## P
==> flow/design.v (excerpt) <==
module APB_top(input PCLK,
               input PRESETn,
               input Transfer,
               input Wr_Rd,
               input [4:0] Address,
               input [31:0] write_data,
               output [31:0] read_data);
    wire [4:0] PADDR;
    wire [31:0] PWDATA,PRDATA;
    wire PSELx,PENABLE,PWRITE,PREADY,PSLVERR;
    APB_master Design_master(Transfer,Wr_Rd,Address,write_data,read_data,PCLK,PRESETn,PREADY,PRDATA,PSLVERR,PADDR,PSELx,PENABLE,PWRITE,PWDATA);
    APB_slave Design_slave(PCLK,PRESETn,PADDR,PSELx,PENABLE,PWRITE,PWDATA,PREADY,PRDATA,PSLVERR);
endmodule
Size in the first run: roughly 2300 cells after synthesis, ~1100 flip-flops, about 73 I/O pins, roughly 0.042 mm² of cells after synthesis.
clock: 2.44 ns
lec_check: 0
cap_margin: 30
core_margin: 2
core_utilization: 70
cts_cluster_diameter: 380
cts_cluster_size: 27
gpl_timing_driven: 1
max_routing_layer: met4
min_routing_layer: met1
place_density_lb_addon: 0.01
slew_margin: 40
tns_end_percent: 30
run.sh (not shown) runs the stock make flow with config.mk's settings and CLKGATE_MAP_FILE=.
| P | all stages done | FAIL | setup timing |
Here is what was changed in the inputs of Q compared with P.
- CORE_UTILIZATION now 72, was 70
- MAX_ROUTING_LAYER no longer set, was met4
- MIN_ROUTING_LAYER no longer set, was met1
- PLACE_DENSITY_LB_ADDON no longer set, was 0.01
- CAP_MARGIN now 20, was 30
- TNS_END_PERCENT no longer set, was 30
- SLEW_MARGIN now 20, was 40
- CTS_CLUSTER_DIAMETER no longer set, was 380
- CTS_CLUSTER_SIZE now 15, was 27
- GPL_TIMING_DRIVEN no longer set, was 1
- the clock period (ns, I/O delays scaled along) now 1.89, was 2.44
==> comparison <==
- Run status, Q: aborted in 5_1_grt, error ODB-0269
- Per the comparison of Q with P, initial standard-cell utilization of the core saw an increase; synthesis-stage register bit count did not really move; core area now sits lower; die area went down; clock sink count held steady.
- Total instance count after detailed placement (higher): Q

* * *

Setup of v45:
APB_top again, from the RTL that the note above started with.
export LEC_CHECK = 0
export CAP_MARGIN = 20
export CORE_MARGIN = 2
export CORE_UTILIZATION = 40
export PLACE_DENSITY = 0.6
export SETUP_SLACK_MARGIN = 0.22
export SLEW_MARGIN = 20
create_clock -name core_clock -period 3.94 [get_ports {PCLK}]
[inputs] v35 vs v45
# v45
export LEC_CHECK = 0
export CAP_MARGIN = 20
export CORE_MARGIN = 2
export CORE_UTILIZATION = 40
export PLACE_DENSITY = 0.6
export SETUP_SLACK_MARGIN = 0.22
export SLEW_MARGIN = 20
create_clock -name core_clock -period 3.94 [get_ports {PCLK}]
# v35
export LEC_CHECK = 0
export CAP_MARGIN = 20
export CORE_MARGIN = 2
export CORE_UTILIZATION = 40
export PLACE_DENSITY = 0.6
export SLEW_MARGIN = 20
create_clock -name core_clock -period 5.0 [get_ports {PCLK}]
[summary]
v35 reached the final stage; the timing, DRC and antenna checks on its layout passed.
v45 has completed all stages; timing, DRC and antenna checks passed.
Compared with v45, in v35 total power down 6.1 mW; post-placement worst setup slack up 0.20 ns; register share of total power up 0.7 points.
On instance area at placement: v35 sits below v45.
On wire length: between v45 and v35, it ends up higher for v45.
Re tightest hold margin: v35 is 0.0090 ns down on v45.
Setup changes, v35 to v40
# v35
export LEC_CHECK = 0
export CAP_MARGIN = 20
export CORE_MARGIN = 2
export CORE_UTILIZATION = 40
export PLACE_DENSITY = 0.6
export SLEW_MARGIN = 20
create_clock -name core_clock -period 5.0 [get_ports {PCLK}]
# v40
export LEC_CHECK = 0
export ABC_AREA = 1
export CAP_MARGIN = 20
export CORE_MARGIN = 2
export CORE_UTILIZATION = 72
export CTS_CLUSTER_DIAMETER = 237
export CTS_CLUSTER_SIZE = 10
export PLACE_DENSITY = 0.6
export SETUP_SLACK_MARGIN = 0.13
export SLEW_MARGIN = 20
create_clock -name core_clock -period 0.979 [get_ports {PCLK}]
==> comparison <==
Status v40: flow complete, layout not clean - setup timing. Comparing v35 and v40, the lower met3 track utilization from global routing was measured on v35. Finished layout cell area, v40 vs v35: up by more than 10%. [compare] base=v35 new=v40: final worst slack saw a decrease, area used by sequential logic in the layout shows no meaningful change.
> inputs changed (v40 -> v53)
# v40
export LEC_CHECK = 0
export ABC_AREA = 1
export CAP_MARGIN = 20
export CORE_MARGIN = 2
export CORE_UTILIZATION = 72
export CTS_CLUSTER_DIAMETER = 237
export CTS_CLUSTER_SIZE = 10
export PLACE_DENSITY = 0.6
export SETUP_SLACK_MARGIN = 0.13
export SLEW_MARGIN = 20
create_clock -name core_clock -period 0.979 [get_ports {PCLK}]
# v53
export LEC_CHECK = 0
export ABC_AREA = 1
export CAP_MARGIN = 20
export CORE_MARGIN = 2
export CORE_UTILIZATION = 72
export PLACE_DENSITY = 0.6
export SLEW_MARGIN = 20
create_clock -name core_clock -period 0.979 [get_ports {PCLK}]
## What came out
In v53 the implementation completed, yet the final layout does not meet the checks, the culprit being setup timing. Setup slack: v53 more than v40. v53: final non-filler cell area 2000 µm² below v40. Taking v40 as the reference, in v53 final total power went down about 5%; clock buffer count from CTS went down about 12%; final net count went down 93. Re sequential area share after synthesis: no difference whatsoever between v40 and v53. v40 → v53: global-route usage over all layers dropped 1.3 points; synthesis-to-layout area growth dropped 4.4 points; fraction of cell area in non-clock buffers dropped 2.5 points.
Power is estimated from default activity; no workload was simulated.
